==> flow/design.v (excerpt) <==
module my_chip (
    input logic [11:0] io_in,  
    output logic [11:0] io_out,  
    input logic clock,
    input logic reset  
);
==> flow/config.mk <==
export PLATFORM = sky130hd
export DESIGN_NAME = my_chip
export DESIGN_NICKNAME = my_chip
export VERILOG_FILES = /design/flow/design.v
export SDC_FILE = /design/flow/constraint.sdc
export NUM_CORES = 4
export LEC_CHECK = 0
export ABC_AREA = 1
export CAP_MARGIN = 20
export CORE_MARGIN = 2
export CORE_UTILIZATION = 72
export CTS_CLUSTER_SIZE = 72
export PLACE_DENSITY_LB_ADDON = 0.28
export SLEW_MARGIN = 0
==> flow/constraint.sdc <==
create_clock -name core_clock -period 3.13 [get_ports {clock}]
set_input_delay 0.6260 -clock core_clock [delete_from_list [all_inputs] [get_ports {clock}]]
set_output_delay 0.6260 -clock core_clock [all_outputs]
set_load 0.01 [all_outputs]
run.sh (not shown) runs the stock make flow with config.mk's settings and CLKGATE_MAP_FILE=.
The baseline finished with setup timing left.
Change:
--- a/flow/config.mk
+++ b/flow/config.mk
@@ -7,3 +7,2 @@
 export LEC_CHECK = 0
-export ABC_AREA = 1
 export CAP_MARGIN = 20
@@ -11,4 +10,2 @@
 export CORE_UTILIZATION = 72
-export CTS_CLUSTER_SIZE = 72
-export PLACE_DENSITY_LB_ADDON = 0.28
-export SLEW_MARGIN = 0
+export SLEW_MARGIN = 20
==> flow/constraint.sdc (replaced) <==
create_clock -name core_clock -period 2.59 [get_ports {clock}]
set_input_delay 0.5180 -clock core_clock [delete_from_list [all_inputs] [get_ports {clock}]]
set_output_delay 0.5180 -clock core_clock [all_outputs]
set_load 0.01 [all_outputs]
The changed run completed, yet does not pass: setup timing.
Area after synthesis went down by 6.9%.
Total power went up by 22%.
Register-to-register slack loses 0.55 ns.
Die area went down by 6.7%.
Non-clock buffer count went up by 61.
Fmax went down by 0.38%.
Via count went down by 13%.
Change:
--- a/flow/config.mk
+++ b/flow/config.mk
@@ -9,3 +9,3 @@
 export CORE_MARGIN = 2
-export CORE_UTILIZATION = 72
+export CORE_UTILIZATION = 69
 export SLEW_MARGIN = 20
==> flow/constraint.sdc (replaced) <==
create_clock -name core_clock -period 4.42 [get_ports {clock}]
set_input_delay 0.8840 -clock core_clock [delete_from_list [all_inputs] [get_ports {clock}]]
set_output_delay 0.8840 -clock core_clock [all_outputs]
set_load 0.01 [all_outputs]
After rerunning: The changed run went through all stages and came out clean; via count shrinks by 8.6%; design area falls by 6.8%; global-route usage shrinks by 4.6 points; critical path depth went up by 1; clock power shrinks by 38%; count of clock-buffer cells in the layout came out higher by 2; register-to-register slack gets better by 1.5 ns; power is lower by 40%.
Change:
--- a/flow/config.mk
+++ b/flow/config.mk
@@ -7,5 +7,7 @@
 export LEC_CHECK = 0
+export ABC_AREA = 1
 export CAP_MARGIN = 20
 export CORE_MARGIN = 2
-export CORE_UTILIZATION = 69
+export CORE_UTILIZATION = 72
+export CTS_CLUSTER_DIAMETER = 399
 export SLEW_MARGIN = 20
==> flow/constraint.sdc (replaced) <==
create_clock -name core_clock -period 2.45 [get_ports {clock}]
set_input_delay 0.4900 -clock core_clock [delete_from_list [all_inputs] [get_ports {clock}]]
set_output_delay 0.4900 -clock core_clock [all_outputs]
set_load 0.01 [all_outputs]
The new run completed and failed the layout checks on setup timing.
Final cell count climbs by 33%.
Maximum frequency rose by 6.4%.
Power grows by 86%.
Clock skew is about the same.
Sequential power grows by 80%.
Global-route usage goes up by 11 points.
Change:
--- a/flow/config.mk
+++ b/flow/config.mk
@@ -7,3 +7,2 @@
 export LEC_CHECK = 0
-export ABC_AREA = 1
 export CAP_MARGIN = 20
@@ -11,3 +10,2 @@
 export CORE_UTILIZATION = 72
-export CTS_CLUSTER_DIAMETER = 399
 export SLEW_MARGIN = 20
==> flow/constraint.sdc (replaced) <==
create_clock -name core_clock -period 4.25 [get_ports {clock}]
set_input_delay 0.8500 -clock core_clock [delete_from_list [all_inputs] [get_ports {clock}]]
set_output_delay 0.8500 -clock core_clock [all_outputs]
set_load 0.01 [all_outputs]
=> With this change the flow finished clean; final area went down by roughly a tenth; routed wire length came out lower by a quarter to a third; setup slack gets better by 1.5 ns; sequential power fell by well over a third; core utilization falls by 6.8 points; non-clock buffer count goes down by 59; first-iteration DRC count went down by well over a third; clock power is lower by well over a third; die size falls by a few percent.
Change:
--- a/flow/config.mk
+++ b/flow/config.mk
@@ -7,2 +7,3 @@
 export LEC_CHECK = 0
+export ABC_AREA = 1
 export CAP_MARGIN = 20
@@ -10,2 +11,4 @@
 export CORE_UTILIZATION = 72
+export SETUP_SLACK_MARGIN = 0.51
 export SLEW_MARGIN = 20
+export TNS_END_PERCENT = 5
==> flow/constraint.sdc (replaced) <==
create_clock -name core_clock -period 2.59 [get_ports {clock}]
set_input_delay 0.5180 -clock core_clock [delete_from_list [all_inputs] [get_ports {clock}]]
set_output_delay 0.5180 -clock core_clock [all_outputs]
set_load 0.01 [all_outputs]
Effect:
- The changed run ran to the end with violations: setup timing
- wire length went up by 26%
- global-route usage went up by 4.8 points
- design area came out higher by 14%
- flip-flop count does not change
- setup slack is worse by 1.2 ns
- hold slack stays flat

* * *

## wip/violet
Starting RTL as in the previous note.
Design my_chip, start of the top module:
module my_chip (
    input logic [11:0] io_in,  
    output logic [11:0] io_out,  
    input logic clock,
    input logic reset  
);
Settings: LEC_CHECK=0, ABC_AREA=0, CAP_MARGIN=15, CELL_PAD_IN_SITES_DETAIL_PLACEMENT=2, CELL_PAD_IN_SITES_GLOBAL_PLACEMENT=2, CORE_ASPECT_RATIO=0.8, CORE_MARGIN=4, CORE_UTILIZATION=48, CTS_CLUSTER_SIZE=90, GPL_ROUTABILITY_DRIVEN=0, GPL_TIMING_DRIVEN=0, HOLD_SLACK_MARGIN=0.18, MAX_ROUTING_LAYER=met4, MIN_ROUTING_LAYER=met2, PLACE_DENSITY_LB_ADDON=0.2, SETUP_SLACK_MARGIN=-0.01, SLEW_MARGIN=20, TNS_END_PERCENT=95; clock period 3.09 ns.
In the summary table, wip/violet is marked failed, with error DPL-0033 raised in 4_1_cts.
Modified inputs, wip/sierra compared to wip/violet
# wip/violet
export LEC_CHECK = 0
export ABC_AREA = 0
export CAP_MARGIN = 15
export CELL_PAD_IN_SITES_DETAIL_PLACEMENT = 2
export CELL_PAD_IN_SITES_GLOBAL_PLACEMENT = 2
export CORE_ASPECT_RATIO = 0.8
export CORE_MARGIN = 4
export CORE_UTILIZATION = 48
export CTS_CLUSTER_SIZE = 90
export GPL_ROUTABILITY_DRIVEN = 0
export GPL_TIMING_DRIVEN = 0
export HOLD_SLACK_MARGIN = 0.18
export MAX_ROUTING_LAYER = met4
export MIN_ROUTING_LAYER = met2
export PLACE_DENSITY_LB_ADDON = 0.2
export SETUP_SLACK_MARGIN = -0.01
export SLEW_MARGIN = 20
export TNS_END_PERCENT = 95
create_clock -name core_clock -period 3.09 [get_ports {clock}]
# wip/sierra
export LEC_CHECK = 0
export ABC_AREA = 0
export CAP_MARGIN = 20
export CELL_PAD_IN_SITES_DETAIL_PLACEMENT = 0
export CELL_PAD_IN_SITES_GLOBAL_PLACEMENT = 2
export CORE_ASPECT_RATIO = 0.8
export CORE_MARGIN = 2
export CORE_UTILIZATION = 48
export GPL_TIMING_DRIVEN = 0
export HOLD_SLACK_MARGIN = 0.18
export MAX_ROUTING_LAYER = met4
export MIN_ROUTING_LAYER = met2
export PLACE_DENSITY_LB_ADDON = 0.03
export SLEW_MARGIN = 35
export TNS_END_PERCENT = 95
create_clock -name core_clock -period 3.09 [get_ports {clock}]
==> results <==
- wip/sierra: complete, dirty (setup timing)
- Stage in which a tool error killed wip/violet: 4_1_cts.
- Looking at y dimension of the die across wip/violet and wip/sierra, the one that comes out lower is wip/sierra.
- Status: count of flip-flops with a built-in enable after synthesis parity (wip/violet, wip/sierra)
- Diff wip/violet -> wip/sierra: width of the chip went down 2.4%, detailed placement HPWL went down 33%, standard cell area after detailed placement went up 85 um2, xor/xnor share of the synthesized area held.
- From wip/violet to wip/sierra the numbers moved as follows: row count up 2.2%; die size now sits lower; worst slack at placement saw an increase.
Input changes introduced in wip/nickel (baseline for comparison: wip/sierra):
# wip/sierra
export LEC_CHECK = 0
export ABC_AREA = 0
export CAP_MARGIN = 20
export CELL_PAD_IN_SITES_DETAIL_PLACEMENT = 0
export CELL_PAD_IN_SITES_GLOBAL_PLACEMENT = 2
export CORE_ASPECT_RATIO = 0.8
export CORE_MARGIN = 2
export CORE_UTILIZATION = 48
export GPL_TIMING_DRIVEN = 0
export HOLD_SLACK_MARGIN = 0.18
export MAX_ROUTING_LAYER = met4
export MIN_ROUTING_LAYER = met2
export PLACE_DENSITY_LB_ADDON = 0.03
export SLEW_MARGIN = 35
export TNS_END_PERCENT = 95
create_clock -name core_clock -period 3.09 [get_ports {clock}]
# wip/nickel
export LEC_CHECK = 0
export ABC_AREA = 0
export CAP_MARGIN = 15
export CELL_PAD_IN_SITES_DETAIL_PLACEMENT = 2
export CELL_PAD_IN_SITES_GLOBAL_PLACEMENT = 2
export CORE_ASPECT_RATIO = 0.8
export CORE_MARGIN = 4
export CORE_UTILIZATION = 48
export GPL_ROUTABILITY_DRIVEN = 0
export GPL_TIMING_DRIVEN = 0
export HOLD_SLACK_MARGIN = 0.18
export MAX_ROUTING_LAYER = met4
export MIN_ROUTING_LAYER = met2
export PLACE_DENSITY_LB_ADDON = 0.2
export SETUP_SLACK_MARGIN = -0.01
export SLEW_MARGIN = 30
export TNS_END_PERCENT = 95
create_clock -name core_clock -period 3.09 [get_ports {clock}]
==> comparison <==
- wip/nickel | ERROR | 4_1_cts
- wip/nickel against wip/sierra: cell area reported after detailed placement now sits lower; setup slack at placement went down by 0.21 ns; total number of placement rows has decreased; fraction of the mapped netlist area in simple logic gates held steady.
- Compare wip/nickel and wip/sierra | area of the die higher: wip/nickel
Changes in wip/juniper relative to wip/nickel:
# wip/nickel
export LEC_CHECK = 0
export ABC_AREA = 0
export CAP_MARGIN = 15
export CELL_PAD_IN_SITES_DETAIL_PLACEMENT = 2
export CELL_PAD_IN_SITES_GLOBAL_PLACEMENT = 2
export CORE_ASPECT_RATIO = 0.8
export CORE_MARGIN = 4
export CORE_UTILIZATION = 48
export GPL_ROUTABILITY_DRIVEN = 0
export GPL_TIMING_DRIVEN = 0
export HOLD_SLACK_MARGIN = 0.18
export MAX_ROUTING_LAYER = met4
export MIN_ROUTING_LAYER = met2
export PLACE_DENSITY_LB_ADDON = 0.2
export SETUP_SLACK_MARGIN = -0.01
export SLEW_MARGIN = 30
export TNS_END_PERCENT = 95
create_clock -name core_clock -period 3.09 [get_ports {clock}]
# wip/juniper
export LEC_CHECK = 0
export CAP_MARGIN = 20
export CELL_PAD_IN_SITES_GLOBAL_PLACEMENT = 2
export CORE_MARGIN = 2
export CORE_UTILIZATION = 40
export MAX_ROUTING_LAYER = met4
export PLACE_DENSITY_LB_ADDON = 0.22
export SLEW_MARGIN = 35
create_clock -name core_clock -period 10.0 [get_ports {clock}]
==> results <==
- wip/juniper went all the way through the flow, and no timing, DRC or antenna check failed.
- Looking only at horizontal die dimension, and setting everything else aside, the higher value of wip/juniper and wip/nickel goes to wip/nickel.
- Between wip/juniper and wip/nickel, the difference in number of I/O port buffers is negligible.
- On share of flip-flops with an asynchronous set or reset after synthesis, wip/juniper tracks wip/nickel almost exactly.
- Of wip/juniper and wip/nickel, the lower placed standard-cell area belongs to wip/juniper.
- Area of the core region: wip/juniper and wip/nickel compared, lower one is wip/nickel
- Taking wip/nickel as 1.0, wip/juniper lands at 1.13 on die size.
What wip/amber does differently from wip/juniper at the input level:
# wip/juniper
export LEC_CHECK = 0
export CAP_MARGIN = 20
export CELL_PAD_IN_SITES_GLOBAL_PLACEMENT = 2
export CORE_MARGIN = 2
export CORE_UTILIZATION = 40
export MAX_ROUTING_LAYER = met4
export PLACE_DENSITY_LB_ADDON = 0.22
export SLEW_MARGIN = 35
create_clock -name core_clock -period 10.0 [get_ports {clock}]
# wip/amber
export LEC_CHECK = 0
export ABC_AREA = 1
export CAP_MARGIN = 20
export CORE_MARGIN = 2
export CORE_UTILIZATION = 15
export CTS_CLUSTER_DIAMETER = 354
export CTS_CLUSTER_SIZE = 99
export SETUP_SLACK_MARGIN = 2.84
export SLEW_MARGIN = 35
export TNS_END_PERCENT = 35
create_clock -name core_clock -period 10.0 [get_ports {clock}]
[summary]
wip/juniper: full flow OK, the timing, design-rule and antenna checks passed. Looking at the reports, wip/amber completed the entire flow and the layout it produced met the timing, design-rule and antenna checks. wip/amber: combinational fraction of the cell area 4.2 points below wip/juniper. Compared to wip/juniper, wip/amber has fraction of power spent switching nets 1.1 points lower. What wip/juniper reported for number of tap instances has to be multiplied by 2.7 to get the figure for wip/amber. Xor/xnor share of the synthesized area was lower in wip/amber than in wip/juniper. Diff wip/amber and wip/juniper: via count of the first global-routing pass higher in wip/amber.
Power figures rest on the tool's default switching activity, not on a simulated workload.
